== run 1 ==
Design calculator, start of the top module:
module calculator(
	input newkey,
	input [4:0] keycode,
	input clk,
	input rst,
	output reg [19:0] x,
	output reg led							 
	);
	localparam PLUS = 1'd0;					 
	localparam TIMES = 1'd1;				 
	localparam CLEAR20 = 20'd0;				 
	localparam CLEAR2 = 2'd0;				 
	localparam CLEAR1 = 1'd0;				 
	reg [19:0] y;
	reg op;
	reg [19:0] nextX;
	reg [19:0] nextY;
	reg nextOp;
	reg nextLED;
	reg [2:0] select;
	wire [19:0] sum;
	wire [19:0] product;
	wire [19:0] result;
	wire [19:0] ovp;						 
	wire ovs;								 
	always @ (posedge clk)
		begin
			if (rst)
				begin
					x <= CLEAR20;
					y <= CLEAR20;
					op <= CLEAR1;
					led <= CLEAR1;
				end
			else
				begin
					x <= nextX;
					y <= nextY;
					op <= nextOp;
					led <= nextLED;
				end
		end
  always @ (select, x, y, op, led, result, ovp, ovs, keycode)
		case(select)
			3'd0:						 
				begin
              		nextX = x;
					nextY = y;
					nextOp = op;
					nextLED = led;
				end
			3'd1:						 
				begin
              		nextX = CLEAR20;
					nextY = x;
					nextOp = PLUS;
					nextLED = CLEAR1;
				end
			3'd2:						 
				begin
              		nextX = CLEAR20;
					nextY = x;
					nextOp = TIMES;
					nextLED = CLEAR1;
				end
			3'd3:						 
				begin
              		nextX = result;
					nextY = y;
					nextOp = op;
					nextLED = op ? (ovp != 0) : ovs;
				end	
			3'd4:						 
				begin
              		nextX = CLEAR20;
					nextY = CLEAR20;
					nextOp = CLEAR1;				 
					nextLED = CLEAR1;
				end
			3'd7:						 
				begin
              		nextX = {x[15:0],keycode[3:0]};	 
					nextY = y;
					nextOp = op;
					nextLED = CLEAR1;
				end
			default:					 
				begin
              		nextX = x;
					nextY = y;
					nextOp = op;
					nextLED = led;
				end
		endcase
	always @ (newkey, keycode)
		begin
			if(!newkey)	select <= 3'd0;				 
			else if(keycode[4]) select <= 3'd7;		 
			else select <= keycode[2:0];			 
		end
	assign result = op ? product : sum;				 
	assign {ovp, product} = x * y;					 
	assign {ovs, sum} = x + y;						 
endmodule	
==> flow/config.mk <==
export PLATFORM = sky130hd
export DESIGN_NAME = calculator
export DESIGN_NICKNAME = calculator
export VERILOG_FILES = /design/flow/design.v
export SDC_FILE = /design/flow/constraint.sdc
export NUM_CORES = 4
export LEC_CHECK = 0
export CAP_MARGIN = 20
export CORE_MARGIN = 2
export CORE_UTILIZATION = 72
export CTS_CLUSTER_DIAMETER = 29
export PLACE_DENSITY = 0.38
export SETUP_SLACK_MARGIN = 0.99
export SLEW_MARGIN = 20
export TNS_END_PERCENT = 95
==> flow/constraint.sdc <==
create_clock -name core_clock -period 6.72 [get_ports {clk}]
set_input_delay 1.3440 -clock core_clock [delete_from_list [all_inputs] [get_ports {clk}]]
set_output_delay 1.3440 -clock core_clock [all_outputs]
set_load 0.01 [all_outputs]
run.sh (not shown) runs the stock make flow with config.mk's settings and CLKGATE_MAP_FILE=.
Nothing crashed in run 1 and all stages finished; the problem is that the final layout failed, the offending checks being setup timing.
Relative to run 1, the following input files were edited for run 2:
# run 1
export LEC_CHECK = 0
export CAP_MARGIN = 20
export CORE_MARGIN = 2
export CORE_UTILIZATION = 72
export CTS_CLUSTER_DIAMETER = 29
export PLACE_DENSITY = 0.38
export SETUP_SLACK_MARGIN = 0.99
export SLEW_MARGIN = 20
export TNS_END_PERCENT = 95
create_clock -name core_clock -period 6.72 [get_ports {clk}]
# run 2
export LEC_CHECK = 0
export CAP_MARGIN = 20
export CORE_MARGIN = 2
export CORE_UTILIZATION = 72
export CTS_CLUSTER_DIAMETER = 29
export PLACE_DENSITY_LB_ADDON = 0.01
export SETUP_SLACK_MARGIN = 0.99
export SLEW_MARGIN = 20
export TNS_END_PERCENT = 40
create_clock -name core_clock -period 6.72 [get_ports {clk}]
Findings:
Run 2 finished every stage; the final checks, however, were not passed, the failures being setup timing. From run 1 to run 2 the numbers moved as follows: minimum setup slack after placement dropped 43 ps, setup slack +43 ps, cell count has decreased, power per cell area moved down, via count now sits lower. NOTE sequential cell area run 1->run 2 decreased slightly. Looking at run 1 and run 2, the number of instances in the placed design is a wash. The initial antenna violation count number comes out higher for run 1 vs run 2. Comparing run 1 and run 2, the lower share of the clock period used by the worst path after layout was measured on run 2.
Relative to run 2, the following input files were edited for run 3:
# run 2
export LEC_CHECK = 0
export CAP_MARGIN = 20
export CORE_MARGIN = 2
export CORE_UTILIZATION = 72
export CTS_CLUSTER_DIAMETER = 29
export PLACE_DENSITY_LB_ADDON = 0.01
export SETUP_SLACK_MARGIN = 0.99
export SLEW_MARGIN = 20
export TNS_END_PERCENT = 40
create_clock -name core_clock -period 6.72 [get_ports {clk}]
# run 3
export LEC_CHECK = 0
export CAP_MARGIN = 20
export CORE_MARGIN = 2
export CORE_UTILIZATION = 40
export SLEW_MARGIN = 20
create_clock -name core_clock -period 10.0 [get_ports {clk}]
--- outcome ---
Run 3 ends up with a multi-input gate area in the final layout that is about 3.7% lower than in run 2. Diff run 2 -> run 3: number of setup violations in the final report moved down, average via count per standard cell moved down. Run 2 → run 3: post-route fraction of the period consumed by the critical path -24 points, synthesis-to-layout area growth moved down. Run 3: all stages complete, timing, DRC and antenna checks passed. Although run 2 finished all stages, its layout failed final checks on setup timing. Taking run 2 as the reference, in run 3 number of slew-limit violations in the final report barely changed; area of all placed cells without fillers down 7.3%; final wirelength essentially unchanged; register area lost 64 um^2. Lower clock network fraction of total power among run 2 and run 3: run 2. Total power (run 3 / run 2): 0.62.
## Diff of input files: run 4 against run 3
# run 3
export LEC_CHECK = 0
export CAP_MARGIN = 20
export CORE_MARGIN = 2
export CORE_UTILIZATION = 40
export SLEW_MARGIN = 20
create_clock -name core_clock -period 10.0 [get_ports {clk}]
# run 4
export LEC_CHECK = 0
export CAP_MARGIN = 20
export CORE_MARGIN = 2
export CORE_UTILIZATION = 40
export CTS_CLUSTER_DIAMETER = 118
export CTS_CLUSTER_SIZE = 98
export HOLD_SLACK_MARGIN = -0.07
export SLEW_MARGIN = 20
create_clock -name core_clock -period 10.0 [get_ports {clk}]
--- outcome ---
Run 4 and run 3 ended up with nearly the same portion of the clock cycle consumed by the worst path in the final layout. Proportion of total power due to net switching: run 3 vs run 4 identical. Comparing run 3 against run 4, there is no change at all in synthesized cell count. Run 3 -> run 4: maximum frequency delta 0, exact match. From run 3 to run 4, number of I/O port buffers did not move at all. Diff run 3 -> run 4: CTS sink count essentially unchanged; x dimension of the die essentially unchanged. Re area after synthesis: no difference whatsoever between run 3 and run 4. Final worst hold slack of run 3 is on par with run 4. Run 4 -> run 3: final net count delta 0, exact match.
#### Input delta (run 5 over run 4)
# run 4
export LEC_CHECK = 0
export CAP_MARGIN = 20
export CORE_MARGIN = 2
export CORE_UTILIZATION = 40
export CTS_CLUSTER_DIAMETER = 118
export CTS_CLUSTER_SIZE = 98
export HOLD_SLACK_MARGIN = -0.07
export SLEW_MARGIN = 20
create_clock -name core_clock -period 10.0 [get_ports {clk}]
# run 5
export LEC_CHECK = 0
export CAP_MARGIN = 20
export CORE_MARGIN = 2
export CORE_UTILIZATION = 59
export SLEW_MARGIN = 20
create_clock -name core_clock -period 7.87 [get_ports {clk}]
==> comparison <==
Run 5 ran to completion and came out clean on the timing, design-rule and antenna checks. Against run 4, die size in run 5 came out better. Summary of run 5 over run 4: worst slack after detailed placement went down by 2000 ps; placed wire-length estimate after detailed placement up about 1.4%; cell leakage power picked up an extra about 1.8%; via count now larger; die extent in x decreased 17%. Final area of run 5 is on par with run 4. Summary — clock group share of total power, run 5 relative to run 4: lower, by 0.9 points. | maximum net fanout on the critical path | higher: run 4 |.
### run 5 -> run 6
# run 5
export LEC_CHECK = 0
export CAP_MARGIN = 20
export CORE_MARGIN = 2
export CORE_UTILIZATION = 59
export SLEW_MARGIN = 20
create_clock -name core_clock -period 7.87 [get_ports {clk}]
# run 6
export LEC_CHECK = 0
export CAP_MARGIN = 20
export CORE_MARGIN = 2
export CORE_UTILIZATION = 72
export PLACE_DENSITY = 0.35
export SLEW_MARGIN = 20
create_clock -name core_clock -period 6.49 [get_ports {clk}]
--- outcome ---
Apart from run 6, each of run 6 and run 5 ends the flow with a layout that passes the timing, design-rule and antenna checks.
Complete run, failing final checks: run 6, reason setup timing.
Going from run 5 to run 6, count of filler cells inserted in the layout shrank by more than a quarter.
Compared to run 5, run 6 has sequential share of layout area 0.19 points lower.
Cmp run 6 vs run 5: area of placed instances higher in run 6
Going from run 5 to run 6, number of cells on the critical path grew by more than 10%.
Run 5 → run 6: final area went up, combined global-route utilization of all metal layers went up.
Taking run 5 as the reference point, the arrival time of the worst setup path of run 6 falls by 630 ps.
Power figures rest on the tool's default switching activity, not on a simulated workload.
